==> flow/design.v <==
`timescale 1ns / 1ps
module uart_fifo #(
	parameter DATA_WIDTH = 8,
	parameter DATA_DEPTH = 8
)
(
	input wire aclk,
	input wire aresetn,
	input wire [DATA_WIDTH-1:0]s_axis_tdata,
	input wire s_axis_tvalid,
	output wire s_axis_tready,
	output wire [DATA_WIDTH-1:0]m_axis_tdata,
	output wire m_axis_tvalid,
	input wire m_axis_tready,
	output wire almost_empty,
	output wire almost_full
);
function integer clogb2;
    input [31:0]value;
    begin
        value = value - 1;
        for (clogb2 = 0; value > 0; clogb2 = clogb2 + 1) begin
            value = value >> 1;
        end
    end
endfunction
localparam RWIDTH = clogb2(DATA_DEPTH);
localparam CWIDTH = RWIDTH+1;
reg [DATA_WIDTH-1:0]data[DATA_DEPTH-1:0];
reg [RWIDTH-1:0]head;
reg [RWIDTH-1:0]tail;
reg [CWIDTH-1:0]count;
reg tready;
reg [DATA_WIDTH-1:0]tdata;
reg tvalid;
reg aempty;
reg afull;
wire wr_valid;
wire rd_valid;
integer i;
assign s_axis_tready = tready;
assign m_axis_tdata = tdata;
assign m_axis_tvalid = tvalid;
assign wr_valid = s_axis_tvalid & s_axis_tready;
assign rd_valid = m_axis_tvalid & m_axis_tready;
assign almost_empty = aempty;
assign almost_full = afull; 
always @(posedge aclk) begin
	if (aresetn == 1'b0) begin
		for (i = 0; i < DATA_DEPTH-1; i = i + 1) begin
			data[i] <= 0;
		end
		head <= 0;
		tail <= 0;
		count <= 0;
	end else begin
		case ({wr_valid,rd_valid})
		2'b00: begin
			head <= head;
			tail <= tail;
			count <= count;
		end
		2'b01: begin
			head <= head;
			tail <= tail + 1;
			count <= count - 1;
		end
		2'b10: begin
			data[head] <= s_axis_tdata;
			head <= head + 1;
			tail <= tail;
			count <= count + 1;
		end
		2'b11: begin
			data[head] <= s_axis_tdata;
			head <= head + 1;
			tail <= tail + 1;
			count <= count;
		end
		endcase
	end
end
always @(*) begin
	if (aresetn == 1'b0) begin
		tready <= 1'b0;
		tdata <= 0;
		tvalid <= 1'b0;
	end else begin
		tready <= (count < DATA_DEPTH) ? 1'b1 : 1'b0;
		tdata <= data[tail];
		tvalid <= (count > 0) ? 1'b1 : 1'b0;
	end
end
always @(*) begin
	if (aresetn == 1'b0) begin
		aempty <= 1'b0;
		afull <= 1'b0;
	end else begin
		aempty <= (count <= 1) ? 1'b1 : 1'b0;
		afull <= (count >= (DATA_DEPTH - 1)) ? 1'b1 : 1'b0;
	end
end
endmodule
`timescale 1ns / 1ps
module uart_prescaler
(
	input wire clk,
	input wire rst,
	input wire en,
	input wire [15:0]div,
	output wire stb,
	output wire half
);
reg [15:0]cnt;
reg stb_out;
reg half_out;
assign stb = stb_out;
assign half = half_out;
always @(posedge clk) begin
	if (rst == 1'b1) begin
		cnt <= 0;
	end else begin
		if (en == 1'b1) begin
			if (cnt == (div - 1)) begin
				cnt <= 0;
			end else begin
				cnt <= cnt + 1;
			end 
		end else begin
			cnt <= 0;
		end
	end
end
always @(*) begin
	if (rst == 1'b1) begin
		stb_out <= 1'b0;
	end else begin
		stb_out <= (cnt == (div - 1)) ? 1'b1 : 1'b0;
	end
end
always @(*) begin
	if (rst == 1'b1) begin
		half_out <= 1'b0;
	end else begin
		half_out <= (cnt == ({1'b0,div[15:1]} - 1)) ? 1'b1 : 1'b0;
	end
end
endmodule
`timescale 1ns / 1ps
module uart_rx #(
	parameter BAUD_PRESCALER = 12,	
	parameter PARITY = 0,
	parameter BYTE_SIZE = 8,
	parameter STOP_BITS = 0,
	parameter FIFO_DEPTH = 16
)
(
	input wire aclk,
	input wire aresetn,
	input wire [23:0]s_axis_config_tdata,
	input wire s_axis_config_tvalid,
	output wire s_axis_config_tready,
	output wire [15:0]m_axis_tdata,
	output wire [0:0]m_axis_tuser,
	output wire m_axis_tvalid,
	input wire m_axis_tready,
	input wire rxd,
	output wire rtsn
);
localparam STATE_IDLE = 0;
localparam STATE_START = 1;
localparam STATE_BYTE = 2;
localparam STATE_PAR = 3;
localparam STATE_STOP = 4;
localparam STATE_END = 5;
localparam PARITY_NONE = 3'd0;
localparam PARITY_EVEN = 3'd1;
localparam PARITY_ODD = 3'd2;
localparam PARITY_MARK = 3'd3;
localparam PARITY_SPACE = 3'd4;
localparam STOP_BITS_ONE = 1'd0;
localparam STOP_BITS_TWO = 1'd1;
reg [3:0]state;
reg [15:0]prescaler;
reg [2:0]parity;
reg [3:0]byte_size;
reg [0:0]stop_bits;
reg pre_en;
wire pre_stb;
wire pre_half;
reg [15:0]s_data;
reg s_valid;
wire s_ready;
reg [15:0]rx_data;
reg rx_par;
reg rx_par_rcv;
reg [7:0]byte_cnt;
reg [15:0]bit_cnt;
reg bit_rec;
reg parity_error;
wire afull;
(* IOB = "TRUE" *) reg rxd_in;
(* IOB = "TRUE" *) reg rtsn_out;
wire rx_fall;
wire rx_rise;
assign s_axis_config_tready = (state == STATE_IDLE) ? 1'b1 : 1'b0;
assign rtsn = rtsn_out;
always @(posedge aclk) begin
	if (aresetn == 1'b0) begin
		prescaler <= BAUD_PRESCALER;
		parity <= PARITY;
		byte_size <= BYTE_SIZE;
		stop_bits <= STOP_BITS;
	end else begin
		if ((s_axis_config_tvalid == 1'b1) && (s_axis_config_tready == 1'b1)) begin
			prescaler <= s_axis_config_tdata[15:0];
			parity <= s_axis_config_tdata[18:16];
			byte_size <= s_axis_config_tdata[22:19];
			stop_bits <= s_axis_config_tdata[23];
		end
	end
end
always @(posedge aclk) begin
	if (aresetn == 1'b0) begin
		rxd_in <= 1'b0;
		rtsn_out <= 1'b1;
	end else begin
		rxd_in <= rxd;
		rtsn_out <= (afull) ? 1'b1 : 1'b0;
	end
end
always @(posedge aclk) begin
	if (aresetn == 1'b0) begin
		bit_cnt <= 0;
	end else begin
		if (state != STATE_IDLE) begin
			if (pre_stb == 1'b1) begin
				bit_cnt <= 0;
			end else begin
				bit_cnt <= bit_cnt + rxd_in;
			end
		end else begin
			bit_cnt <= 0;
		end
	end
end
always @(*) begin
	if (aresetn == 1'b0) begin
		bit_rec <= 1'b0;
	end else begin
		bit_rec <= (bit_cnt >= {1'b0,prescaler[15:1]}) ? 1'b1 : 1'b0;
	end
end
always @(posedge aclk) begin
	if (aresetn == 1'b0) begin
		pre_en <= 1'b0;
		s_data <= 0;
		s_valid <= 1'b0;
		rx_data <= 0;
		byte_cnt <= 0;
		rx_par_rcv <= 1'b0;
		state <= STATE_IDLE;
	end else begin
		case (state)
		STATE_IDLE: begin
			if (rx_fall == 1'b1) begin
				pre_en <= 1'b1;
				state <= STATE_START;
			end else begin
				pre_en <= 1'b0;
			end
		end
		STATE_START: begin
			if (pre_stb == 1'b1) begin
				if (bit_rec == 1'b0) begin
					byte_cnt <= 0;
					rx_data <= 0;
					state <= STATE_BYTE;
				end else begin
					state <= STATE_IDLE;
				end
			end
		end
		STATE_BYTE: begin
			if (pre_stb == 1'b1) begin
				rx_data[byte_cnt] <= bit_rec;
				if (byte_cnt == (byte_size - 1)) begin
					if (parity == PARITY_NONE) begin
						state <= STATE_STOP;
					end else begin
						state <= STATE_PAR;
					end
				end else begin
					byte_cnt <= byte_cnt + 1;
				end
			end
		end
		STATE_PAR: begin
			if (pre_stb == 1'b1) begin
				rx_par_rcv <= bit_rec;
				state <= STATE_STOP;
			end
		end
		STATE_STOP: begin
			if (pre_half == 1'b1) begin
				state <= STATE_END;
			end
		end
		STATE_END: begin
			if (s_valid == 1'b0) begin
				s_valid <= 1'b1;
				s_data <= rx_data;
				if (rx_par != rx_par_rcv) begin
					parity_error <= 1'b1;
				end else begin
					parity_error <= 1'b0;
				end
			end else begin
				s_valid <= 1'b0;
				if (s_ready == 1'b1) begin
				end else begin
				end
				state <= STATE_IDLE;
			end
			pre_en <= 1'b0;
		end
		endcase
	end
end
always @(posedge aclk) begin
	if (aresetn == 1'b0) begin
		rx_par <= 1'b0;
	end else begin
		case (state)
		STATE_BYTE: begin
			if (pre_stb == 1'b1) begin
				case (parity)
				PARITY_EVEN: rx_par <= rx_par + bit_rec;
				PARITY_ODD: rx_par <= rx_par + bit_rec;
				default: rx_par <= rx_par;
				endcase
			end
		end
		STATE_PAR: begin
			rx_par <= rx_par;
		end
		STATE_STOP: begin
			rx_par <= rx_par;
		end
		default: begin
			case (parity)
			PARITY_EVEN: rx_par <= 1'b0;
			PARITY_ODD: rx_par <= 1'b1;
			PARITY_MARK: rx_par <= 1'b1;
			PARITY_SPACE: rx_par <= 1'b0;
			endcase
		end
		endcase
	end
end
uart_fifo #(
	.DATA_WIDTH(16+1),
	.DATA_DEPTH(FIFO_DEPTH)
) fifo_sync_inst (
	.aclk(aclk),
	.aresetn(aresetn),
	.s_axis_tdata({parity_error,s_data}),
	.s_axis_tvalid(s_valid),
	.s_axis_tready(s_ready),
	.m_axis_tdata({m_axis_tuser,m_axis_tdata}),
	.m_axis_tvalid(m_axis_tvalid),
	.m_axis_tready(m_axis_tready),
	.almost_full(afull)
);
uart_prescaler prescaler_inst (
	.clk(aclk),
	.rst(~aresetn),
	.en(pre_en),
	.div(prescaler),	
	.stb(pre_stb),
	.half(pre_half)
);
edge_detect #(
	.ZERO_DELAY("TRUE")
) edge_detect_inst (
	.clk(aclk),
	.sig(rxd_in),
	.fall(rx_fall),
	.rise(rx_rise)
);
endmodule
module edge_detect #(
	parameter ZERO_DELAY = "FALSE"
)
(
	input wire clk,
	input wire sig,
	output wire fall,
	output wire rise
);
reg [1:0]sig_ff;
reg fall_out;
reg rise_out;
assign fall = fall_out;
assign rise = rise_out;
always @(posedge clk) begin
	sig_ff[0] <= sig;
	sig_ff[1] <= sig_ff[0];
end
generate if (ZERO_DELAY == "FALSE") begin
	always @(posedge clk) begin
		if (sig_ff[0] & ~sig_ff[1]) begin
			rise_out <= 1'b1;
		end else begin
			rise_out <= 1'b0;
		end
		if (~sig_ff[0] & sig_ff[1]) begin
			fall_out <= 1'b1;
		end else begin
			fall_out <= 1'b0;
		end
	end
end else begin
	always @(sig, sig_ff[0]) begin
		rise_out <= sig & ~sig_ff[0];
		fall_out <= ~sig & sig_ff[0];
	end
end endgenerate
endmodule
`timescale 1ns / 1ps
module uart_tx #(
	parameter BAUD_PRESCALER = 12,
	parameter PARITY = 0,
	parameter BYTE_SIZE = 8,
	parameter STOP_BITS = 0,
	parameter FIFO_DEPTH = 16
)
(
	input wire aclk,
	input wire aresetn,
	input wire [23:0]s_axis_config_tdata,
	input wire s_axis_config_tvalid,
	output wire s_axis_config_tready,
	input wire [15:0]s_axis_tdata,
	input wire s_axis_tvalid,
	output wire s_axis_tready,
	output wire txd,
	input wire ctsn 
);
localparam PARITY_NONE = 3'd0;
localparam PARITY_EVEN = 3'd1;
localparam PARITY_ODD = 3'd2;
localparam PARITY_MARK = 3'd3;
localparam PARITY_SPACE = 3'd4;
localparam STOP_BITS_ONE = 1'd0;
localparam STOP_BITS_TWO = 1'd1;
localparam STATE_IDLE = 0;
localparam STATE_START = 1;
localparam STATE_BYTE = 2;
localparam STATE_PAR = 3;
localparam STATE_STOP = 4;
localparam STATE_END = 5;
reg [3:0]state;
reg [15:0]prescaler;
reg [2:0]parity;
reg [3:0]byte_size;
reg [0:0]stop_bits;
wire [15:0]m_data;
wire m_valid;
reg m_ready;
reg [15:0]counter;
reg pre_en;
wire pre_stb;
reg [15:0]tx_data;
reg tx_par;
(* IOB = "TRUE" *) reg txd_out;
assign txd = txd_out;
assign s_axis_config_tready = (state == STATE_IDLE) ? 1'b1 : 1'b0;
always @(posedge aclk) begin
	if (aresetn == 1'b0) begin
		prescaler <= BAUD_PRESCALER;
		parity <= PARITY;
		byte_size <= BYTE_SIZE;
		stop_bits <= STOP_BITS;
	end else begin
		if ((s_axis_config_tvalid == 1'b1) && (s_axis_config_tready == 1'b1)) begin
			prescaler <= s_axis_config_tdata[15:0];
			parity <= s_axis_config_tdata[18:16];
			byte_size <= s_axis_config_tdata[22:19];
			stop_bits <= s_axis_config_tdata[23];
		end
	end
end
always @(posedge aclk) begin
	if (aresetn <= 1'b0) begin
		txd_out <= 1'b0;
	end else begin
		case (state)
		STATE_IDLE: begin
			txd_out <= 1'b1;
		end
		STATE_START: begin
			txd_out <= 1'b0;
		end
		STATE_BYTE: begin
			txd_out <= tx_data[0];
		end
		STATE_PAR: begin
			txd_out <= tx_par;
		end
		STATE_STOP: begin
			txd_out <= 1'b1;
		end
		STATE_END: begin
			txd_out <= 1'b1;
		end
		default: begin
			txd_out <= 1'b1;
		end
		endcase
	end
end
always @(posedge aclk) begin
	if (aresetn == 1'b0) begin
		pre_en <= 1'b0;
		m_ready <= 1'b0;
		tx_data <= 0;
		counter <= 0;
		state <= STATE_IDLE;
	end else begin
		case (state)
		STATE_IDLE: begin
			if (m_ready == 1'b0) begin
				if (ctsn == 1'b0) begin
					m_ready <= 1'b1;
				end
			end else begin
				if (m_valid == 1'b1) begin
					m_ready <= 1'b0;
					tx_data <= m_data;
					counter <= 0;
					pre_en <= 1'b1;
					state <= STATE_START;
				end
			end
		end
		STATE_START: begin
			if (pre_stb == 1'b1) begin
				state <= STATE_BYTE;
			end
		end
		STATE_BYTE: begin
			if (pre_stb == 1'b1) begin
				tx_data[14:0] <= tx_data[15:1];
				if (counter == (byte_size - 1)) begin
					counter <= 0;
					if (parity == PARITY_NONE) begin
						state <= STATE_STOP;
					end else begin
						state <= STATE_PAR;
					end
				end else begin
					counter <= counter + 1;
				end
			end
		end
		STATE_PAR: begin
			if (pre_stb == 1'b1) begin
				state <= STATE_STOP;
			end
		end
		STATE_STOP: begin
			if (pre_stb == 1'b1) begin
				case (stop_bits)
				STOP_BITS_ONE: begin
					state <= STATE_END;
				end
				STOP_BITS_TWO: begin
					if (counter == 1) begin
						counter <= 0;
						state <= STATE_END;
					end else begin
						counter <= counter + 1;
					end
				end
				endcase
			end
		end
		STATE_END: begin
			if (m_ready == 1'b0) begin
				pre_en <= 1'b0;
				m_ready <= 1'b1;
			end else begin
				m_ready <= 1'b0;
				if (m_valid == 1'b1) begin
					tx_data <= m_data;
					pre_en <= 1'b1;
					state <= STATE_START;
				end else begin
					state <= STATE_IDLE;
				end
			end
		end
		default: begin
			state <= STATE_IDLE;
		end		
		endcase
	end
end
always @(posedge aclk) begin
	if (aresetn == 1'b0) begin
		tx_par <= 1'b0;
	end else begin
		case (state)
		STATE_BYTE: begin
			if (pre_stb == 1'b1) begin
				case (parity)
				PARITY_EVEN: tx_par <= tx_par + tx_data[0];
				PARITY_ODD: tx_par <= tx_par + tx_data[0];
				default: tx_par <= tx_par;
				endcase
			end
		end
		STATE_PAR: begin
			tx_par <= tx_par;
		end
		default: begin
			case (parity)
			PARITY_EVEN: tx_par <= 1'b0;
			PARITY_ODD: tx_par <= 1'b1;
			PARITY_MARK: tx_par <= 1'b1;
			PARITY_SPACE: tx_par <= 1'b0;
			endcase
		end
		endcase
	end
end
uart_fifo #(
	.DATA_WIDTH(16),
	.DATA_DEPTH(FIFO_DEPTH)
) fifo_sync_inst (
	.aclk(aclk),
	.aresetn(aresetn),
	.s_axis_tdata(s_axis_tdata),
	.s_axis_tvalid(s_axis_tvalid),
	.s_axis_tready(s_axis_tready),
	.m_axis_tdata(m_data),
	.m_axis_tvalid(m_valid),
	.m_axis_tready(m_ready)
);
uart_prescaler prescaler_inst (
	.clk(aclk),
	.rst(~aresetn),
	.en(pre_en),
	.div(prescaler),	
	.stb(pre_stb)
);
endmodule
`timescale 1ns / 1ps
module axis_uart_v1_0 #(
	parameter integer BAUD_PRESCALER = 10,	 
	parameter integer PARITY = 0, 			 
	parameter integer BYTE_SIZE = 8, 		 
	parameter integer STOP_BITS = 0, 		 
	parameter integer FIFO_DEPTH = 16,		 
	parameter integer FLOW_CONTROL = 1,		 
	parameter integer DYNAMIC_CONFIG = 1	 
)
(
	input wire aclk,
	input wire aresetn,
	input wire [23:0]s_axis_config_tdata,	 
	input wire s_axis_config_tvalid,
	output wire s_axis_config_tready,
	input wire [15:0]s_axis_tdata,
	input wire s_axis_tvalid,
	output wire s_axis_tready,
	output wire [15:0]m_axis_tdata,
	output wire m_axis_tuser,				 
	output wire m_axis_tvalid,
	input wire m_axis_tready,
	output wire tx,
	input wire rx,
	output wire rts,						 
	input wire cts							 
);
wire s_axis_config_tx_tready;
wire s_axis_config_rx_tready;
assign s_axis_config_tready = (DYNAMIC_CONFIG) ? s_axis_config_tx_tready & s_axis_config_rx_tready : 1'b0;
uart_tx #(
	.BAUD_PRESCALER(BAUD_PRESCALER),
	.PARITY(PARITY),
	.BYTE_SIZE(BYTE_SIZE),
	.STOP_BITS(STOP_BITS),
	.FIFO_DEPTH(FIFO_DEPTH)
) uart_tx_inst (
	.aclk(aclk),
	.aresetn(aresetn),
	.s_axis_config_tdata(s_axis_config_tdata),
	.s_axis_config_tvalid((DYNAMIC_CONFIG) ? (s_axis_config_tvalid & s_axis_config_rx_tready) : 1'b0),
	.s_axis_config_tready(s_axis_config_tx_tready),
	.s_axis_tdata(s_axis_tdata),
	.s_axis_tvalid(s_axis_tvalid),
	.s_axis_tready(s_axis_tready),
	.txd(tx),
	.ctsn(FLOW_CONTROL ? cts : 1'b0)
);
uart_rx #(
	.BAUD_PRESCALER(BAUD_PRESCALER),
	.PARITY(PARITY),
	.BYTE_SIZE(BYTE_SIZE),
	.STOP_BITS(STOP_BITS),
	.FIFO_DEPTH(FIFO_DEPTH)
) uart_rx_inst (
	.aclk(aclk),
	.aresetn(aresetn),
	.s_axis_config_tdata(s_axis_config_tdata),
	.s_axis_config_tvalid((DYNAMIC_CONFIG) ? (s_axis_config_tvalid & s_axis_config_tx_tready) : 1'b0),
	.s_axis_config_tready(s_axis_config_rx_tready),
	.m_axis_tdata(m_axis_tdata),
	.m_axis_tuser(m_axis_tuser),
	.m_axis_tvalid(m_axis_tvalid),
	.m_axis_tready(m_axis_tready),
	.rxd(rx),
	.rtsn(rts)
);
endmodule
==> flow/run.sh <==
#!/bin/bash
# the make line also repeats each setting of config.mk as NAME=value (left out here)
make -C /OpenROAD-flow-scripts/flow DESIGN_CONFIG=/design/flow/config.mk WORK_HOME=/design/flow/orfs CLKGATE_MAP_FILE= finish
==> flow/config.mk <==
export PLATFORM = sky130hd
export DESIGN_NAME = axis_uart_v1_0
export DESIGN_NICKNAME = axis_uart_v1_0
export VERILOG_FILES = /design/flow/design.v
export SDC_FILE = /design/flow/constraint.sdc
export NUM_CORES = 4
export LEC_CHECK = 0
export ABC_AREA = 1
export CAP_MARGIN = 20
export CORE_MARGIN = 2
export CORE_UTILIZATION = 72
export CTS_CLUSTER_DIAMETER = 200
export CTS_CLUSTER_SIZE = 15
export PLACE_DENSITY = 0.42
export SETUP_SLACK_MARGIN = 0.02
export SLEW_MARGIN = 20
==> flow/constraint.sdc <==
create_clock -name core_clock -period 3.22 [get_ports {aclk}]
set_input_delay 0.6440 -clock core_clock [delete_from_list [all_inputs] [get_ports {aclk}]]
set_output_delay 0.6440 -clock core_clock [all_outputs]
set_load 0.01 [all_outputs]
==> impl_metrics.ini, run 1 <==
; generated from flow reports
[status]
status = no timing/DRC/antenna violations

[route]
via_count = 29133
wl_um = 95500
dr.pass1.iters = 6
diodes = 0
antenna_violating_nets_post_route = 0
drt-initial-drc-count = 3806
drt-wirelength-per-cell_um = 20.7
route.detailed.vias_per_inst = 6.31
remaining_drc_errors = 0

[die]
floorplan.core_area_mm2 = 0.0487
floorplan.rows = 81
die_width_um = 226
dieHeight_um = 226
floorplan.initialDensity_pct = 72.5
die_area_mm2 = 0.0509
num_io_pins = 69

[cells_and_area]
final_nets = 4013
synthToLayoutAreaGrowth_pct = 9.99
finalCoreUtilization_pct = 79.8
postLayoutCellArea_mm2 = 0.0389

[power_and_ir_drop]
share_clk_of_total_power_pct = 27.4
leakage_nw = 14.6
clk-power_mw = 6.51
comb_power_share_pct = 24.8
powerComb_mw = 5.89
power_switching_share_pct = 32.2
irDropWorstVdd_mv = 0.452
pwr-share-seq_pct = 47.8
power_per_standard_cell_area_mw_per_mm2 = 610
p_int_mw = 16.1
power.net_switching_mw = 7.63
totalPowerFinal_mw = 23.7
power_dissipated_in_sequential_cells_mw = 11.3
power.largest_group = sequential cells

[setup_path]
crit_path_max_incr_delay_ns = 0.45
critical_path.reg2reg.endpoint = uart_tx_inst.counter[0]$_SDFFE_PN0P_
timing.critical_path.depth = 7
cp-start-kind = flip-flop
timing.critical_path.fanout_max = 25
path_delay_family = AND-OR/OR-AND gates
r2r.worst_path.cells = 16
cp.required_ns = 2.58
crit_type = flip-flop to primary output
timing.critical_path.arrival_ns = 2.53
setup.reg_to_reg.worst_slack_ns = 0.31
worstSetupEndpointType = primary output
timing.rr.start = uart_tx_inst.prescaler[0]$_SDFFE_PN0P_
crit_path_end = m_axis_tdata[3]
crit_buf_inv = 3
cells_traversed_along_the_worst_timing_path = clkinv_4 > bufbuf_16 > o21ai_1 > o22ai_1 > o211ai_1 > a21oi_1 > clkbuf_2
timing.critical_path.slowest_stage_cell = sky130_fd_sc_hd__o211ai_1

[synth]
ys_async_sr_fraction_pct = 0
mappedNetlistNets = 4019
yosys-stat-cells = 3916
synth_warnings = 16
flop_cell = sky130_fd_sc_hd__edfxtp_1
post_synth_instance_area_mm2 = 0.0354
yosys-top-cells-count = 996 x sky130_fd_sc_hd__nor2_1, 529 x sky130_fd_sc_hd__edfxtp_1, 504 x sky130_fd_sc_hd__nand2_1, 343 x sky130_fd_sc_hd__o21ai_0, 252 x sky130_fd_sc_hd__inv_1
synth_seq_share_pct = 57.4
postSynthCellCount = 3916
compound_gate_portion_of_the_synthesized_area_pct = 11.8
xor_share_pct = 1.97
synth_adder_area_share_pct = 2.02
enable_flop_cells = 529
top_cell = sky130_fd_sc_hd__nor2_1
synth.yosys.chip_area_mm2 = 0.0354
synth.top_cell.area_share_pct = 44.9
topCellsByArea = sky130_fd_sc_hd__edfxtp_1 45%, sky130_fd_sc_hd__dfxtp_1 13%, sky130_fd_sc_hd__nor2_1 11%
synth-simple-area-share_pct = 21.0
top_logic_kind = simple AND/OR/NAND/NOR gates
yosysTopAreaCell = sky130_fd_sc_hd__edfxtp_1
distinct_cells_synth = 50
post_synth_mux_area_share_pct = 0.396
synth_flop_count = 750
synth_area_per_cell_um2 = 9.03

[placed_design]
preCtsSetupSlack_ns = 0.231
dpl.hpwl_um = 60400
gp_congestion = 0.914
port_buffers = 68
placed_cell_area_mm2 = 0.0370

[sta]
fmax_ghz = 0.315
setup_slack_ns = 0.0433
max_slew_headroom_pct = 36.5
finalSetupViolations = 0
clock-skew-final_ns = 0.0228
setup_repair_after_global_routing_missed_its_margin = true
worst_pin_slew_ns = 0.952
hold_viol_final = 0
final.hold.worst_slack_ns = 0.429
timing_max_transition_violations_final = 0
post_route_minimum_period_ns = 3.18
min_period_over_period_pct = 98.7

[clock_network]
worstSkewPairLatency_ns = 0.64
clk_path_buf_depth = 3
cts_made_buffers = 55
tritoncts = done
clkSinkCount = 750
clock_tree.root_cell = sky130_fd_sc_hd__clkbuf_16
worst_setup_hold_path_clk_slew_ns = 0.07
htree_levels = 2
post_cts_hold_buffer_count = 0

[min_path]
min-delay-path-class = flip-flop to flip-flop
timing.hold.worst.start = uart_rx_inst.s_data[7]$_SDFFE_PN0P_
worst_hold_path.endpoint = uart_rx_inst.fifo_sync_inst.data[15][7]$_DFFE_PP_
hold_path_depth = 0

[global_routing]
grt_start_max_net_pins = 71
grt_use_total_pct = 37.3
antenna_violations_before_repair = 0
grt_pass1_wl_um = 148000
number_of_global_route_vias_before_repair = 28247
global_route.overflow_total = 0

[job]
warning_count = 46
max_capacitance_violation_total = 0
-- what timing repair did --
action	CTS	global route
pin swaps	13	12
hold endpoints to repair	0	0
resized	50	27
setup buffers	3	2
setup endpoints to repair	17	18
cloned	4	0
-- final cells by class --
cell class / instances / area (um2)
Tap cell: 664 / 831
Timing Repair Buffer: 168 / 1740
Inverter: 259 / 981
Fill cell: 3153 / 9850
Clock inverter: 2 / 28.8
Multi-Input combinational cell: 2676 / 13500
Sequential cell: 750 / 20300
Clock buffer: 96 / 1530
-- per-layer routing --
layer	GRT usage, %	vias up	routed length (um)
li1	-	13284	-
met4	16.5	0	4080
met3	6.36	312	9690
met2	62.3	1716	45900
met1	48.1	13821	35900
met5	0	-	0
-- metrics by stage --
step / TNS [ns] / instances
finish: 0 / 4615
CTS: -0.184 / 4613
global placement: 0 / 4508
global route: 0 / 4615
floorplan: 0 / 3916
detailed placement: 0 / 4508
==> run 2: changes to the inputs <==
Settings changed: ABC_AREA 1 to not set, CORE_UTILIZATION 72 to 59, CTS_CLUSTER_DIAMETER 200 to not set, CTS_CLUSTER_SIZE 15 to not set, PLACE_DENSITY 0.42 to not set, SETUP_SLACK_MARGIN 0.02 to 1.51, TNS_END_PERCENT set to 5.
Clock period 3.22 ns to 5.25 ns, I/O delays scaled along.
==> run 2 against run 1 <==
  * Largest cell class unchanged
  * Cell area rose by 4.0%
  * Still clean on timing, DRC and antenna
  * Critical path type unchanged
  * Synthesized cell count shrank 25%
  * Clock power shrank 12%
  * Die size up 23%
  * Count of clock-buffer cells in the layout is 2 higher
  * Sequential power down 38%
==> impl_metrics.ini, run 2 <==
; generated from flow reports
[status]
status = no timing/DRC/antenna violations

[setup_path]
timing.critical_path.depth = 7
crit_buf_inv = 4
cp.required_ns = 4.20
cp_common_cell = sky130_fd_sc_hd__buf_6
timing.rr.start = uart_rx_inst.prescaler[2]$_SDFFE_PN0P_
path_delay_family = multiplexers
worstSetupEndpointType = primary output
cells_traversed_along_the_worst_timing_path = buf_6 > buf_6 > buf_4 > mux4_2 > mux4_2 > and2_4 > buf_6
critical_path.reg2reg.endpoint = uart_rx_inst.byte_cnt[6]$_SDFFE_PN0P_
crit_type = flip-flop to primary output
timing.critical_path.arrival_ns = 2.82
timing.critical_path.fanout_max = 8
r2r.worst_path.cells = 10
crit_path_max_incr_delay_ns = 0.53
timing.critical_path.slowest_stage_cell = sky130_fd_sc_hd__mux4_2
setup.reg_to_reg.worst_slack_ns = 1.43
crit_path_end = m_axis_tdata[1]
cp-start-kind = flip-flop

[clock_network]
htree_levels = 3
cts_made_buffers = 80
worstSkewPairLatency_ns = 0.64
clock_tree.root_cell = sky130_fd_sc_hd__clkbuf_16
tritoncts = done
clkSinkCount = 750
worst_setup_hold_path_clk_slew_ns = 0.06
post_cts_hold_buffer_count = 0
clk_path_buf_depth = 3

[synth]
top_cell = sky130_fd_sc_hd__edfxtp_1
yosys-stat-cells = 2918
synth_adder_area_share_pct = 2.00
post_synth_mux_area_share_pct = 11.1
post_synth_instance_area_mm2 = 0.0359
yosys-top-cells-count = 529 x sky130_fd_sc_hd__edfxtp_1, 526 x sky130_fd_sc_hd__and2_1, 221 x sky130_fd_sc_hd__dfxtp_1, 205 x sky130_fd_sc_hd__nand2_1, 170 x sky130_fd_sc_hd__nor2_1
mappedNetlistNets = 3021
postSynthCellCount = 2918
topCellsByArea = sky130_fd_sc_hd__edfxtp_1 44%, sky130_fd_sc_hd__dfxtp_1 12%, sky130_fd_sc_hd__mux4_2 10%
synth_seq_share_pct = 56.6
synth_area_per_cell_um2 = 12.3
distinct_cells_synth = 86
synth-simple-area-share_pct = 18.0
enable_flop_cells = 529
yosysTopAreaCell = sky130_fd_sc_hd__edfxtp_1
ys_async_sr_fraction_pct = 0
synth.yosys.chip_area_mm2 = 0.0359
synth_warnings = 16
xor_share_pct = 3.33
compound_gate_portion_of_the_synthesized_area_pct = 5.97
synth_flop_count = 750
synth.top_cell.area_share_pct = 44.3
flop_cell = sky130_fd_sc_hd__edfxtp_1
top_logic_kind = simple AND/OR/NAND/NOR gates

[route]
drt-initial-drc-count = 1880
dr.pass1.iters = 5
wl_um = 86800
route.detailed.vias_per_inst = 5.97
diodes = 0
via_count = 22842
remaining_drc_errors = 0
antenna_violating_nets_post_route = 0
drt-wirelength-per-cell_um = 22.7

[sta]
setup_repair_after_global_routing_missed_its_margin = true
clock-skew-final_ns = 0.0362
post_route_minimum_period_ns = 3.87
final.hold.worst_slack_ns = 0.409
timing_max_transition_violations_final = 0
min_period_over_period_pct = 73.8
max_slew_headroom_pct = 28.8
setup-tns-final_ns = 0
fmax_ghz = 0.258
setup_slack_ns = 1.38
worst_pin_slew_ns = 1.06
finalSetupViolations = 0
hold_viol_final = 0

[placed_design]
dpl.cell_count = 3639
placed_cell_area_mm2 = 0.0373
preCtsSetupSlack_ns = 0.796
dpl.hpwl_um = 56700
gp_congestion = 0.852
port_buffers = 68

[power_and_ir_drop]
power.largest_group = sequential cells
share_clk_of_total_power_pct = 35.9
irDropWorstVdd_mv = 0.275
p_int_mw = 11.6
leakage_nw = 14.5
power_dissipated_in_sequential_cells_mw = 7.03
comb_power_share_pct = 20.0
clk-power_mw = 5.72
power_per_standard_cell_area_mw_per_mm2 = 394
power.net_switching_mw = 4.36
powerComb_mw = 3.19
power_switching_share_pct = 27.3
pwr-share-seq_pct = 44.1
totalPowerFinal_mw = 15.9

[global_routing]
grt_start_max_net_pins = 68
grt_pass1_wl_um = 136000
global_route.overflow_total = 0
number_of_global_route_vias_before_repair = 23392
grt_use_total_pct = 28.2
antenna_violations_before_repair = 0

[min_path]
min-delay-path-class = flip-flop to flip-flop
hold_path_depth = 0
timing.hold.worst.start = uart_rx_inst.rxd_in$_SDFF_PN0_
worst_hold_path.endpoint = uart_rx_inst.edge_detect_inst.sig_ff[0]$_DFF_P_

[die]
die_width_um = 251
num_io_pins = 69
dieHeight_um = 251
floorplan.rows = 90
die_area_mm2 = 0.0628
floorplan.initialDensity_pct = 59.5
floorplan.core_area_mm2 = 0.0602

[cells_and_area]
final_nets = 3079
flop_area_mm2 = 0.0203
nFillCells = 4402
final-instance-count-excl-fill = 3824
finalCoreUtilization_pct = 67.2
comb_area_mm2 = 0.0145
postLayoutCellArea_mm2 = 0.0405
synthToLayoutAreaGrowth_pct = 12.8

[job]
warning_count = 47
max_capacitance_violation_total = 0
[run 2: cell type report]
type,instances,share of cell area (%)
tap,782,2.42
clock buffer,98,5.19
timing repair buffer,177,4.20
multi-input combinational,1896,35.9
sequential,750,50.2
clock inverter,50,1.37
inverter,71,0.665
[run 2: what timing repair did]
action,in CTS,in global routing
pin swaps,0,0
gates resized,94,3
setup endpoints to repair,109,177
cloned,5,0
buffers inserted,31,0
[run 2: metal layers]
| layer | up-vias | global-route usage (%) | routed length, um |
|---|---|---|---|
| met1 | 11427 | 36.8 | 36000 |
| met4 | 0 | 8.20 | 2310 |
| li1 | 10637 | - | - |
| met2 | 635 | 48.7 | 43500 |
| met3 | 143 | 4.68 | 4950 |
| met5 | - | 0 | 0 |
==> run 3: changes to the inputs <==
Settings changed: ABC_AREA set to 1, CAP_MARGIN 20 to 15, CELL_PAD_IN_SITES_GLOBAL_PLACEMENT set to 3, CORE_MARGIN 2 to 8, CORE_UTILIZATION 59 to 46, CTS_CLUSTER_DIAMETER set to 351, GPL_ROUTABILITY_DRIVEN set to 0, GPL_TIMING_DRIVEN set to 0, HOLD_SLACK_MARGIN set to 0.26, MIN_ROUTING_LAYER set to met2, PLACE_DENSITY_LB_ADDON set to 0.16, SETUP_SLACK_MARGIN 1.51 to 0.33, TNS_END_PERCENT 5 to 100.
Clock period 5.25 ns to 4.65 ns, I/O delays scaled along.
==> run 3 against run 2 <==
  * The run now fails in global placement (3_3_place_gp)
  * Die size grew 37%
  * Synthesized cell count up 34%
  * Area after synthesis decreased by 1.4%
==> impl_metrics.ini, run 3 <==
; implementation run metrics
[synth]
top_logic_kind = simple AND/OR/NAND/NOR gates
distinct_cells_synth = 50
compound_gate_portion_of_the_synthesized_area_pct = 11.8
top_cell = sky130_fd_sc_hd__nor2_1
synth-simple-area-share_pct = 21.0
ys_async_sr_fraction_pct = 0
synth_warnings = 16
postSynthCellCount = 3916
yosysTopAreaCell = sky130_fd_sc_hd__edfxtp_1
flop_cell = sky130_fd_sc_hd__edfxtp_1
synth.yosys.chip_area_mm2 = 0.0354
yosys-top-cells-count = 996 x sky130_fd_sc_hd__nor2_1, 529 x sky130_fd_sc_hd__edfxtp_1, 504 x sky130_fd_sc_hd__nand2_1, 343 x sky130_fd_sc_hd__o21ai_0, 252 x sky130_fd_sc_hd__inv_1
post_synth_instance_area_mm2 = 0.0354
synth_area_per_cell_um2 = 9.03
synth_seq_share_pct = 57.4
xor_share_pct = 1.97
enable_flop_cells = 529
topCellsByArea = sky130_fd_sc_hd__edfxtp_1 45%, sky130_fd_sc_hd__dfxtp_1 13%, sky130_fd_sc_hd__nor2_1 11%
synth_flop_count = 750
mappedNetlistNets = 4019
yosys-stat-cells = 3916
post_synth_mux_area_share_pct = 0.396
synth_adder_area_share_pct = 2.02
synth.top_cell.area_share_pct = 44.9

[die]
floorplan.initialDensity_pct = 46.5
die_width_um = 293
num_io_pins = 69
dieHeight_um = 293
floorplan.core_area_mm2 = 0.0761
floorplan.rows = 101
die_area_mm2 = 0.0860

[status]
haltStage = global placement (3_3_place_gp)
firstError = [ERROR FLW-0024] Place density exceeds 1.0 (current PLACE_DENSITY_LB_ADDON =  0.16). Please check if the value of  PLACE_DENSITY_LB_ADDON is between 0 and 0.99.
status = aborted with a tool error
==> run 4: changes to the inputs <==
Settings changed: ABC_AREA 1 to not set, CAP_MARGIN 15 to 40, CELL_PAD_IN_SITES_GLOBAL_PLACEMENT 3 to not set, CORE_MARGIN 8 to 2, CORE_UTILIZATION 46 to 72, CTS_CLUSTER_DIAMETER 351 to 200, GPL_TIMING_DRIVEN 0 to not set, HOLD_SLACK_MARGIN 0.26 to not set, MIN_ROUTING_LAYER met2 to not set, PLACE_DENSITY_LB_ADDON 0.16 to 0.01, SETUP_SLACK_MARGIN 0.33 to not set, SLEW_MARGIN 20 to 40, TNS_END_PERCENT 100 to not set.
Clock period 4.65 ns to 3.26 ns, I/O delays scaled along.
==> run 4 against run 3 <==
  * Now fails the layout checks on negative setup slack
  * Area after synthesis grew 1.4%
  * Synthesized cell count fell by 25%
  * Die size shrank 40%
==> impl_metrics.ini, run 4 <==
; generated from flow reports
[status]
status = complete, but fails checks
layout_violations = negative setup slack

[power_and_ir_drop]
p_int_mw = 18.7
power_per_standard_cell_area_mw_per_mm2 = 626
power.largest_group = sequential cells
power_dissipated_in_sequential_cells_mw = 11.2
clk-power_mw = 8.79
irDropWorstVdd_mv = 0.549
powerComb_mw = 5.63
comb_power_share_pct = 22.0
power.net_switching_mw = 6.96
share_clk_of_total_power_pct = 34.3
pwr-share-seq_pct = 43.7
power_switching_share_pct = 27.2
leakage_nw = 14.8

[setup_path]
crit_path_end = m_axis_tdata[10]
cp.required_ns = 2.61
setup.reg_to_reg.worst_slack_ns = 0.11
crit_buf_inv = 5
timing.critical_path.depth = 8
timing.critical_path.arrival_ns = 2.79
worstSetupEndpointType = primary output
timing.critical_path.fanout_max = 8
crit_path_max_incr_delay_ns = 0.49
timing.rr.start = uart_rx_inst.prescaler[4]$_SDFFE_PN0P_
path_delay_family = multiplexers
cells_traversed_along_the_worst_timing_path = buf_12 > buf_12 > buf_16 > buf_6 > mux4_2 > mux4_2 > and2_4 > buf_6
timing.critical_path.slowest_stage_cell = sky130_fd_sc_hd__mux4_2
cp-start-kind = flip-flop
crit_type = flip-flop to primary output
critical_path.reg2reg.endpoint = uart_rx_inst.byte_cnt[6]$_SDFFE_PN0P_
r2r.worst_path.cells = 9

[sta]
finalSetupViolations = 17
setup-tns-final_ns = -1.84
min_period_over_period_pct = 106
worst_pin_slew_ns = 0.807
max_slew_headroom_pct = 46.1
timing_max_transition_violations_final = 0
setup_repair_after_global_routing_missed_its_margin = true
fmax_ghz = 0.290
post_route_minimum_period_ns = 3.44
clock-skew-final_ns = 0.0203
setup_slack_ns = -0.184
hold_viol_final = 0
final.hold.worst_slack_ns = 0.377

[synth]
mappedNetlistNets = 3021
synth.top_cell.area_share_pct = 44.3
synth-simple-area-share_pct = 18.0
compound_gate_portion_of_the_synthesized_area_pct = 5.97
synth_adder_area_share_pct = 2.00
post_synth_instance_area_mm2 = 0.0359
postSynthCellCount = 2918
synth_area_per_cell_um2 = 12.3
yosys-stat-cells = 2918
yosys-top-cells-count = 529 x sky130_fd_sc_hd__edfxtp_1, 526 x sky130_fd_sc_hd__and2_1, 221 x sky130_fd_sc_hd__dfxtp_1, 205 x sky130_fd_sc_hd__nand2_1, 170 x sky130_fd_sc_hd__nor2_1
synth_warnings = 16
synth.yosys.chip_area_mm2 = 0.0359
synth_seq_share_pct = 56.6
top_cell = sky130_fd_sc_hd__edfxtp_1
flop_cell = sky130_fd_sc_hd__edfxtp_1
ys_async_sr_fraction_pct = 0
enable_flop_cells = 529
top_logic_kind = simple AND/OR/NAND/NOR gates
xor_share_pct = 3.33
topCellsByArea = sky130_fd_sc_hd__edfxtp_1 44%, sky130_fd_sc_hd__dfxtp_1 12%, sky130_fd_sc_hd__mux4_2 10%
synth_flop_count = 750
yosysTopAreaCell = sky130_fd_sc_hd__edfxtp_1
post_synth_mux_area_share_pct = 11.1
distinct_cells_synth = 86

[placed_design]
dpl.hpwl_um = 56600
placed_cell_area_mm2 = 0.0378
dpl.cell_count = 3585
port_buffers = 68

[die]
num_io_pins = 69
floorplan.initialDensity_pct = 73.1
floorplan.rows = 81
dieHeight_um = 227
floorplan.core_area_mm2 = 0.0491
die_area_mm2 = 0.0516
die_width_um = 227

[global_routing]
grt_use_total_pct = 34.7
grt_pass1_wl_um = 136000
number_of_global_route_vias_before_repair = 24503
global_route.overflow_total = 0
grt_start_max_net_pins = 57
antenna_violations_before_repair = 2

[route]
antenna_violating_nets_post_route = 0
drt-wirelength-per-cell_um = 23.4
dr.pass1.iters = 8
via_count = 24229
drt-initial-drc-count = 2653
remaining_drc_errors = 0
wl_um = 87700
diodes = 0
route.detailed.vias_per_inst = 6.46

[cells_and_area]
final-instance-count-excl-fill = 3753
flop_area_mm2 = 0.0203
postLayoutCellArea_mm2 = 0.0409
final_nets = 3132
comb_area_mm2 = 0.0147
synthToLayoutAreaGrowth_pct = 14.1
nFillCells = 2533

[min_path]
min-delay-path-class = input port to flip-flop
hold_path_depth = 3
timing.hold.worst.start = aresetn
worst_hold_path.endpoint = uart_rx_inst.fifo_sync_inst.count[3]$_SDFFE_PN0N_

[clock_network]
htree_levels = 3
clkSinkCount = 750
cts_made_buffers = 76
worst_setup_hold_path_clk_slew_ns = 0.06
clock_tree.root_cell = sky130_fd_sc_hd__clkbuf_16
worstSkewPairLatency_ns = 0.62
clk_path_buf_depth = 3
tritoncts = done

[job]
max_capacitance_violation_total = 0
warning_count = 45
==> run 4: area by class of cell <==
| cell class | instances | share of cell area (%) |
|---|---|---|
| clock inverters | 31 | 0.908 |
| well taps | 664 | 2.03 |
| flip-flops and latches | 750 | 49.6 |
| inverters | 71 | 0.657 |
| multi-input cells | 1896 | 35.9 |
| clock buffers | 107 | 5.19 |
| repair buffers | 234 | 5.68 |
==> run 4: repair_timing <==
action                     CTS  global route
resized                    120            21
setup endpoints to repair   33           102
hold buffers                 0             0
gates cloned                 6             0
pin swaps                    0             8
setup buffers               19             5
==> run 4: per-layer routing <==
layer | GRT usage, % | vias up | part of all wire (%)
li1 | - | 10760 | -
met1 | 44.4 | 12026 | 38
met2 | 59.1 | 1195 | 51
met3 | 5.89 | 246 | 7.8
met4 | 14.9 | 2 | 3.8
met5 | 0 | - | 0.019
==> run 4: through the flow <==
step | power [mW] | worst slack (ns) | utilization (%)
after floorplan | 14.7 | -0.374 | -
final | 25.6 | -0.184 | 83.5
after global routing | 26.5 | -0.249 | 83.5
after CTS | 25.5 | -0.209 | 83.2
after detailed placement | 16.1 | -0.0551 | 77.1
after global placement | 15.9 | -0.0995 | 77.0
==> run 5: changes to the inputs <==
Settings changed: CAP_MARGIN 40 to 20, CORE_UTILIZATION 72 to 61, CTS_CLUSTER_DIAMETER 200 to not set, GPL_ROUTABILITY_DRIVEN 0 to not set, PLACE_DENSITY_LB_ADDON 0.01 to not set, SETUP_SLACK_MARGIN set to -0.51, SLEW_MARGIN 40 to 20.
Clock period 3.26 ns to 6.55 ns, I/O delays scaled along.
==> run 5 against run 4 <==
  * The run now finishes clean
  * Worst hold slack better by 0.028 ns
  * Core utilization is 15 points lower
  * First-iteration DRC count is 35% lower
  * Flip-flop count stayed put
  * Synthesized cell count stayed put
  * Area after synthesis stayed put
  * Clock power is 52% lower
  * Clock skew is 0.0012 ns lower
  * Sequential power is 49% lower
  * Setup slack better by 1.6 ns
  * Critical endpoint is now m_axis_tdata[13]
  * Largest power group unchanged
==> impl_metrics.ini, run 5 <==
; generated from flow reports
[power_and_ir_drop]
p_int_mw = 8.74
clk-power_mw = 4.26
powerComb_mw = 2.15
irDropWorstVdd_mv = 0.282
power_switching_share_pct = 27.8
pwr-share-seq_pct = 47.0
power.net_switching_mw = 3.36
power_per_standard_cell_area_mw_per_mm2 = 305
power_dissipated_in_sequential_cells_mw = 5.69
leakage_nw = 14.0
comb_power_share_pct = 17.8
share_clk_of_total_power_pct = 35.2
power.largest_group = sequential cells

[clock_network]
worst_setup_hold_path_clk_slew_ns = 0.06
clk_path_buf_depth = 3
worstSkewPairLatency_ns = 0.64
clkSinkCount = 750
cts_made_buffers = 79
count_of_instances_resized_after_the_clock_tree_is_built = 0
postCtsSetupRepairBufs = 0
tritoncts = done
post_cts_hold_buffer_count = 0
clock_tree.root_cell = sky130_fd_sc_hd__clkbuf_16
htree_levels = 3

[setup_path]
setup.reg_to_reg.worst_slack_ns = 2.52
timing.rr.start = uart_tx_inst.prescaler[0]$_SDFFE_PN0P_
critical_path.reg2reg.endpoint = uart_tx_inst.tx_data[12]$_SDFFE_PN0P_
crit_buf_inv = 2
cp_common_cell = sky130_fd_sc_hd__mux4_2
timing.critical_path.fanout_max = 45
crit_type = flip-flop to primary output
cp.required_ns = 5.24
cp-start-kind = flip-flop
crit_path_max_incr_delay_ns = 0.95
timing.critical_path.depth = 5
timing.critical_path.slowest_stage_cell = sky130_fd_sc_hd__dfxtp_4
crit_path_end = m_axis_tdata[13]
r2r.worst_path.cells = 10
path_delay_family = multiplexers
worstSetupEndpointType = primary output
timing.critical_path.arrival_ns = 3.82
cells_traversed_along_the_worst_timing_path = buf_4 > mux4_2 > mux4_2 > and2_1 > clkdlybuf4s50_1

[route]
drt-wirelength-per-cell_um = 22.2
drt-initial-drc-count = 1737
dr.pass1.iters = 6
via_count = 22782
wl_um = 83100
diodes = 0
antenna_violating_nets_post_route = 0
route.detailed.vias_per_inst = 6.08
remaining_drc_errors = 0

[synth]
top_cell = sky130_fd_sc_hd__edfxtp_1
post_synth_mux_area_share_pct = 11.1
compound_gate_portion_of_the_synthesized_area_pct = 5.97
xor_share_pct = 3.33
flop_cell = sky130_fd_sc_hd__edfxtp_1
synth_area_per_cell_um2 = 12.3
mappedNetlistNets = 3021
synth_seq_share_pct = 56.6
yosys-top-cells-count = 529 x sky130_fd_sc_hd__edfxtp_1, 526 x sky130_fd_sc_hd__and2_1, 221 x sky130_fd_sc_hd__dfxtp_1, 205 x sky130_fd_sc_hd__nand2_1, 170 x sky130_fd_sc_hd__nor2_1
yosysTopAreaCell = sky130_fd_sc_hd__edfxtp_1
synth.yosys.chip_area_mm2 = 0.0359
topCellsByArea = sky130_fd_sc_hd__edfxtp_1 44%, sky130_fd_sc_hd__dfxtp_1 12%, sky130_fd_sc_hd__mux4_2 10%
top_logic_kind = simple AND/OR/NAND/NOR gates
ys_async_sr_fraction_pct = 0
post_synth_instance_area_mm2 = 0.0359
synth_adder_area_share_pct = 2.00
synth.top_cell.area_share_pct = 44.3
synth_flop_count = 750
synth_warnings = 16
distinct_cells_synth = 86
postSynthCellCount = 2918
enable_flop_cells = 529
synth-simple-area-share_pct = 18.0
yosys-stat-cells = 2918

[placed_design]
placed_cell_area_mm2 = 0.0371
gp_congestion = 0.874
dpl.hpwl_um = 54700
dpl.cell_count = 3606
port_buffers = 68

[status]
status = no timing/DRC/antenna violations

[cells_and_area]
postLayoutCellArea_mm2 = 0.0397
finalCoreUtilization_pct = 68.5
final-instance-count-excl-fill = 3748
final_nets = 3026
synthToLayoutAreaGrowth_pct = 10.6
nFillCells = 4147

[global_routing]
grt_use_total_pct = 28.0
grt_pass1_wl_um = 130000
global_route.overflow_total = 0
grt_start_max_net_pins = 65
number_of_global_route_vias_before_repair = 23080
antenna_violations_before_repair = 0

[min_path]
hold_path_depth = 0
min-delay-path-class = flip-flop to flip-flop
timing.hold.worst.start = uart_rx_inst.rxd_in$_SDFF_PN0_
worst_hold_path.endpoint = uart_rx_inst.edge_detect_inst.sig_ff[0]$_DFF_P_

[sta]
clock-skew-final_ns = 0.0191
post_route_minimum_period_ns = 5.13
timing_max_transition_violations_final = 0
hold_viol_final = 0
setup_repair_after_global_routing_missed_its_margin = false
worst_pin_slew_ns = 1.12
finalSetupViolations = 0
fmax_ghz = 0.195
setup-tns-final_ns = 0
min_period_over_period_pct = 78.3
max_slew_headroom_pct = 25.4

[die]
die_area_mm2 = 0.0608
die_width_um = 247
floorplan.initialDensity_pct = 61.9
num_io_pins = 69
floorplan.core_area_mm2 = 0.0579
dieHeight_um = 247
floorplan.rows = 88

[job]
max_capacitance_violation_total = 0
warning_count = 44
## run 5: area by class of cell
cell class / instances / area, um2 / share of cell area, %
Timing Repair Buffer: 125 / 1110 / 2.80
Multi-Input combinational cell: 1896 / 14500 / 36.7
Sequential cell: 750 / 20300 / 51.2
Clock buffer: 100 / 2110 / 5.31
Tap cell: 765 / 957 / 2.41
Inverter: 71 / 269 / 0.678
Clock inverter: 41 / 353 / 0.890
## run 5: through the flow
stage,total power [mW],setup WS (ns),hold slack [ns]
after global routing,12.6,1.18,0.427
final,12.1,1.42,0.404
after global placement,7.87,1.91,0.412
after detailed placement,7.94,1.77,0.404
after floorplan,7.30,2.14,0.356
after CTS,12.2,1.32,0.415
## run 5: per-layer routing
| metal | up-vias | wire, um | global-route usage (%) |
|---|---|---|---|
| met1 | 11451 | 34300 | 36.5 |
| met4 | 0 | 2570 | 8.97 |
| met5 | - | 0 | 0 |
| li1 | 10531 | - | - |
| met2 | 632 | 42200 | 49.0 |
| met3 | 168 | 4000 | 3.71 |
==> run 6: changes to the inputs <==
Settings changed: ABC_AREA set to 0, CAP_MARGIN 20 to 15, CELL_PAD_IN_SITES_GLOBAL_PLACEMENT set to 3, CORE_ASPECT_RATIO set to 0.84, CORE_MARGIN 2 to 8, CORE_UTILIZATION 61 to 46, CTS_CLUSTER_DIAMETER set to 214, CTS_CLUSTER_SIZE set to 11, GPL_ROUTABILITY_DRIVEN set to 1, GPL_TIMING_DRIVEN set to 0, HOLD_SLACK_MARGIN set to 0.26, MIN_ROUTING_LAYER set to met2, PLACE_DENSITY_LB_ADDON set to 0.16, SETUP_SLACK_MARGIN -0.51 to 0.33, SLEW_MARGIN 20 to 40, TNS_END_PERCENT set to 90.
Clock period 6.55 ns to 4.65 ns, I/O delays scaled along.
==> run 6 against run 5 <==
  * Still clean on timing, DRC and antenna
  * Count of clock-buffer cells in the layout rose by 4
  * Cell area rose by 3.7%
  * Combinational power rose by 71%
  * Sequential share of layout area fell by 1.9 points
  * Synthesized cell count did not move
  * Area after synthesis did not move
  * Clock power rose by 35%
  * Core utilization fell by 16 points
  * Register-to-register slack got worse by 1.8 ns
  * Non-clock buffer count rose by 181
  * Critical endpoint is now m_axis_tdata[8]
  * Highest routed layer is now met5
==> impl_metrics.ini, run 6 <==
; generated from flow reports
[setup_path]
crit_path_end = m_axis_tdata[8]
cp-start-kind = flip-flop
path_delay_family = buffers and inverters
r2r.worst_path.cells = 12
timing.rr.start = uart_rx_inst.prescaler[9]$_SDFFE_PN0P_
setup.reg_to_reg.worst_slack_ns = 0.75
cp.required_ns = 3.72
timing.critical_path.depth = 7
crit_path_max_incr_delay_ns = 0.52
timing.critical_path.fanout_max = 10
timing.critical_path.slowest_stage_cell = sky130_fd_sc_hd__mux4_2
critical_path.reg2reg.endpoint = uart_rx_inst.byte_cnt[6]$_SDFFE_PN0P_
timing.critical_path.arrival_ns = 3.29
worstSetupEndpointType = primary output
crit_type = flip-flop to primary output
crit_buf_inv = 4
cells_traversed_along_the_worst_timing_path = clkbuf_2 > buf_4 > clkbuf_2 > mux4_2 > mux4_2 > and2_1 > clkdlybuf4s50_1

[clock_network]
clk_path_buf_depth = 3
clkSinkCount = 750
post_cts_hold_buffer_count = 0
clock_tree.root_cell = sky130_fd_sc_hd__clkbuf_16
cts_made_buffers = 78
htree_levels = 3
worst_setup_hold_path_clk_slew_ns = 0.06
tritoncts = done
worstSkewPairLatency_ns = 0.64

[job]
warning_count = 43
max_capacitance_violation_total = 0

[power_and_ir_drop]
power.net_switching_mw = 5.02
irDropWorstVdd_mv = 0.253
pwr-share-seq_pct = 45.2
share_clk_of_total_power_pct = 33.3
power.largest_group = sequential cells
powerComb_mw = 3.68
leakage_nw = 14.4
power_per_standard_cell_area_mw_per_mm2 = 418
power_dissipated_in_sequential_cells_mw = 7.77
power_switching_share_pct = 29.2
p_int_mw = 12.2
totalPowerFinal_mw = 17.2
comb_power_share_pct = 21.4
clk-power_mw = 5.73

[sta]
fmax_ghz = 0.237
clock-skew-final_ns = 0.0248
post_route_minimum_period_ns = 4.22
setup_repair_after_global_routing_missed_its_margin = true
hold_viol_final = 0
timing_max_transition_violations_final = 0
max_slew_headroom_pct = 39.3
min_period_over_period_pct = 90.8
worst_pin_slew_ns = 0.910
finalSetupViolations = 0

[min_path]
min-delay-path-class = flip-flop to flip-flop
timing.hold.worst.start = uart_rx_inst.rxd_in$_SDFF_PN0_
worst_hold_path.endpoint = uart_rx_inst.edge_detect_inst.sig_ff[0]$_DFF_P_
hold_path_depth = 0

[synth]
synth.yosys.chip_area_mm2 = 0.0359
mappedNetlistNets = 3021
compound_gate_portion_of_the_synthesized_area_pct = 5.97
topCellsByArea = sky130_fd_sc_hd__edfxtp_1 44%, sky130_fd_sc_hd__dfxtp_1 12%, sky130_fd_sc_hd__mux4_2 10%
post_synth_instance_area_mm2 = 0.0359
enable_flop_cells = 529
synth-simple-area-share_pct = 18.0
synth_warnings = 16
top_cell = sky130_fd_sc_hd__edfxtp_1
yosys-top-cells-count = 529 x sky130_fd_sc_hd__edfxtp_1, 526 x sky130_fd_sc_hd__and2_1, 221 x sky130_fd_sc_hd__dfxtp_1, 205 x sky130_fd_sc_hd__nand2_1, 170 x sky130_fd_sc_hd__nor2_1
synth_area_per_cell_um2 = 12.3
synth_seq_share_pct = 56.6
top_logic_kind = simple AND/OR/NAND/NOR gates
distinct_cells_synth = 86
xor_share_pct = 3.33
post_synth_mux_area_share_pct = 11.1
synth.top_cell.area_share_pct = 44.3
postSynthCellCount = 2918
synth_adder_area_share_pct = 2.00
yosysTopAreaCell = sky130_fd_sc_hd__edfxtp_1
flop_cell = sky130_fd_sc_hd__edfxtp_1
yosys-stat-cells = 2918
synth_flop_count = 750
ys_async_sr_fraction_pct = 0

[route]
remaining_drc_errors = 0
dr.pass1.iters = 9
diodes = 0
antenna_violating_nets_post_route = 0
drt-initial-drc-count = 4264
route.detailed.vias_per_inst = 7.35
drt-wirelength-per-cell_um = 22.5
via_count = 30783
wl_um = 94400

[global_routing]
global_route.overflow_total = 0
grt_start_max_net_pins = 18
grt_pass1_wl_um = 144000
grt_use_total_pct = 31.9
antenna_violations_before_repair = 0
number_of_global_route_vias_before_repair = 34975

[cells_and_area]
postLayoutCellArea_mm2 = 0.0411
final_nets = 3206
synthToLayoutAreaGrowth_pct = 14.7
finalCoreUtilization_pct = 52.9

[die]
num_io_pins = 69
floorplan.initialDensity_pct = 46.1
die_width_um = 321
floorplan.rows = 94
die_area_mm2 = 0.0872
dieHeight_um = 272
floorplan.core_area_mm2 = 0.0777

[status]
status = no timing/DRC/antenna violations

[placed_design]
placed_cell_area_mm2 = 0.0385
port_buffers = 68
gp_congestion = 0.873
dpl.hpwl_um = 67900
## run 6: timing repair
| item | in CTS | in global routing |
|---|---|---|
| pin swaps | 5 | 1 |
| hold endpoints to repair | 0 | 0 |
| buffers inserted | 9 | 2 |
| gates resized | 95 | 23 |
| setup endpoints to repair | 981 | 398 |
| cloned | 0 | 0 |
## run 6: per-layer routing
| layer | part of all wire [%] | track usage, % |
|---|---|---|
| met5 | 0.76 | 7.88 |
| met3 | 43 | 44.7 |
| met2 | 51 | 37.5 |
| met1 | 0 | - |
| met4 | 5.0 | 4.66 |
## run 6: final cells by class
class                           instances  area [um2]
Buffer                                201         953
Inverter                               71         267
Fill cell                            6662       36600
Multi-Input combinational cell       1896       15000
Tap cell                             1056        1320
Sequential cell                       750       20300
Timing Repair Buffer                  105        1110
Clock inverter                          8         110
Clock buffer                          104        2050
## run 6: metrics by stage
stage	hold WS [ns]	setup TNS, ns	cells	setup WS, ns
CTS	0.377	0	4189	0.337
floorplan	0.356	0	2918	0.619
finish	0.374	0	4191	0.427
global placement	0.365	-1218.19	4042	-2.17
detailed placement	0.369	-706.42	4068	-1.43
global route	0.402	0	4191	0.311
==> run 7: changes to the inputs <==
Settings changed: ABC_AREA 0 to not set, CAP_MARGIN 15 to 20, CELL_PAD_IN_SITES_GLOBAL_PLACEMENT 3 to not set, CORE_ASPECT_RATIO 0.84 to not set, CORE_MARGIN 8 to 2, CORE_UTILIZATION 46 to 72, CTS_CLUSTER_DIAMETER 214 to 200, CTS_CLUSTER_SIZE 11 to not set, GPL_ROUTABILITY_DRIVEN 1 to not set, GPL_TIMING_DRIVEN 0 to not set, HOLD_SLACK_MARGIN 0.26 to not set, MIN_ROUTING_LAYER met2 to not set, PLACE_DENSITY_LB_ADDON 0.16 to not set, SLEW_MARGIN 40 to 20, TNS_END_PERCENT 90 to not set.
Clock period 4.65 ns to 3.26 ns, I/O delays scaled along.
==> run 7 against run 6 <==
  * The layout now fails its checks (negative setup slack)
  * Area after synthesis unchanged
  * Sequential power increased by 45%
  * Largest cell class unchanged
  * Cell area increased by 2.7%
  * Core utilization increased by 33 points
  * Setup slack got worse by 0.62 ns
  * First-iteration DRC count decreased by 22%
  * Synthesized cell count unchanged
  * Count of clock-buffer cells in the layout increased by 5
  * Final cell count decreased by 10%
  * Via count decreased by 18%
  * Clock skew decreased by 0.0079 ns
==> impl_metrics.ini, run 7 <==
; generated from flow reports
[status]
status = complete, but fails checks
layout_violations = negative setup slack

[sta]
hold_viol_final = 0
finalSetupViolations = 17
clock-skew-final_ns = 0.0169
post_route_minimum_period_ns = 3.45
final.hold.worst_slack_ns = 0.449
min_period_over_period_pct = 106
fmax_ghz = 0.290
setup_repair_after_global_routing_missed_its_margin = true
max_slew_headroom_pct = 35.3
timing_max_transition_violations_final = 0
setup_slack_ns = -0.190
worst_pin_slew_ns = 0.969

[setup_path]
setup.reg_to_reg.worst_slack_ns = 0.17
path_delay_family = multiplexers
crit_path_end = m_axis_tdata[1]
worstSetupEndpointType = primary output
critical_path.reg2reg.endpoint = uart_rx_inst.byte_cnt[6]$_SDFFE_PN0P_
cells_traversed_along_the_worst_timing_path = buf_12 > clkbuf_16 > buf_6 > mux4_2 > mux4_2 > and2_4 > buf_6
timing.critical_path.depth = 7
crit_buf_inv = 4
cp-start-kind = flip-flop
crit_path_max_incr_delay_ns = 0.61
crit_type = flip-flop to primary output
timing.critical_path.slowest_stage_cell = sky130_fd_sc_hd__mux4_2
cp.required_ns = 2.61
r2r.worst_path.cells = 11
timing.critical_path.fanout_max = 4
timing.critical_path.arrival_ns = 2.80
timing.rr.start = uart_rx_inst.prescaler[2]$_SDFFE_PN0P_

[route]
diodes = 0
via_count = 25245
drt-initial-drc-count = 3328
wl_um = 98100
antenna_violating_nets_post_route = 0
remaining_drc_errors = 0
route.detailed.vias_per_inst = 6.69
dr.pass1.iters = 6
drt-wirelength-per-cell_um = 26.0

[min_path]
worst_hold_path.endpoint = uart_rx_inst.edge_detect_inst.sig_ff[0]$_DFF_P_
hold_path_depth = 0
timing.hold.worst.start = uart_rx_inst.rxd_in$_SDFF_PN0_
min-delay-path-class = flip-flop to flip-flop

[synth]
top_cell = sky130_fd_sc_hd__edfxtp_1
synth.yosys.chip_area_mm2 = 0.0359
postSynthCellCount = 2918
compound_gate_portion_of_the_synthesized_area_pct = 5.97
synth_flop_count = 750
synth_warnings = 16
topCellsByArea = sky130_fd_sc_hd__edfxtp_1 44%, sky130_fd_sc_hd__dfxtp_1 12%, sky130_fd_sc_hd__mux4_2 10%
synth_adder_area_share_pct = 2.00
synth_seq_share_pct = 56.6
xor_share_pct = 3.33
top_logic_kind = simple AND/OR/NAND/NOR gates
synth.top_cell.area_share_pct = 44.3
yosysTopAreaCell = sky130_fd_sc_hd__edfxtp_1
synth_area_per_cell_um2 = 12.3
post_synth_instance_area_mm2 = 0.0359
synth-simple-area-share_pct = 18.0
enable_flop_cells = 529
flop_cell = sky130_fd_sc_hd__edfxtp_1
mappedNetlistNets = 3021
ys_async_sr_fraction_pct = 0
post_synth_mux_area_share_pct = 11.1
distinct_cells_synth = 86
yosys-stat-cells = 2918
yosys-top-cells-count = 529 x sky130_fd_sc_hd__edfxtp_1, 526 x sky130_fd_sc_hd__and2_1, 221 x sky130_fd_sc_hd__dfxtp_1, 205 x sky130_fd_sc_hd__nand2_1, 170 x sky130_fd_sc_hd__nor2_1

[die]
dieHeight_um = 227
die_width_um = 227
num_io_pins = 69
floorplan.initialDensity_pct = 73.1
floorplan.core_area_mm2 = 0.0491
floorplan.rows = 81
die_area_mm2 = 0.0516

[clock_network]
cts_made_buffers = 76
worstSkewPairLatency_ns = 0.62
clkSinkCount = 750
tritoncts = done
htree_levels = 3
post_cts_hold_buffer_count = 0
worst_setup_hold_path_clk_slew_ns = 0.06
clock_tree.root_cell = sky130_fd_sc_hd__clkbuf_16
clk_path_buf_depth = 3

[power_and_ir_drop]
power_per_standard_cell_area_mw_per_mm2 = 617
powerComb_mw = 6.01
comb_power_share_pct = 23.1
leakage_nw = 15.1
power_switching_share_pct = 27.8
power.net_switching_mw = 7.24
power.largest_group = sequential cells
share_clk_of_total_power_pct = 33.6
p_int_mw = 18.8
irDropWorstVdd_mv = 0.719
power_dissipated_in_sequential_cells_mw = 11.3
pwr-share-seq_pct = 43.3
clk-power_mw = 8.76

[cells_and_area]
synthToLayoutAreaGrowth_pct = 17.8
finalCoreUtilization_pct = 86.1
postLayoutCellArea_mm2 = 0.0422
final_nets = 3153

[placed_design]
dpl.hpwl_um = 56300
gp_congestion = 0.871
port_buffers = 68
placed_cell_area_mm2 = 0.0380
preCtsSetupSlack_ns = -0.0406

[global_routing]
grt_start_max_net_pins = 73
grt_use_total_pct = 37.5
grt_pass1_wl_um = 145000
number_of_global_route_vias_before_repair = 25558
global_route.overflow_total = 0
antenna_violations_before_repair = 2

[job]
max_capacitance_violation_total = 0
warning_count = 48
-- run 7: what timing repair did --
item / 4_1_cts / 5_1_grt
endpoints found under the hold margin: 0 / 0
resized: 220 / 134
setup endpoints to repair: 274 / 397
cloned: 5 / 6
setup buffers: 43 / 15
pin swaps: 58 / 43
-- run 7: per-layer routing --
layer	vias up	GRT usage (%)	wire length [um]
li1	10767	-	-
met1	12525	46.6	34700
met2	1584	64.5	50000
met3	367	6.89	8470
met4	2	16.8	4920
met5	-	0	17
-- run 7: cell type report --
cell class / instances / area (um2)
clock buffer: 109 / 2230
clock inverter: 26 / 229
fill: 2289 / 6810
inverter: 71 / 274
multi-input combinational: 1897 / 15700
sequential: 750 / 20400
tap: 664 / 831
timing repair buffer: 254 / 2650
-- run 7: through the flow --
stage / power (mW) / TNS, ns / cells
floorplan: 14.7 / 0 / 2918
global placement: 16.1 / 0 / 3567
detailed placement: 16.2 / -0.273 / 3567
finish: 26.0 / -1.27 / 3771
global route: 26.8 / -1.94 / 3771
CTS: 25.5 / -0.634 / 3750
Power figures rest on the tool's default switching activity, not on a simulated workload.
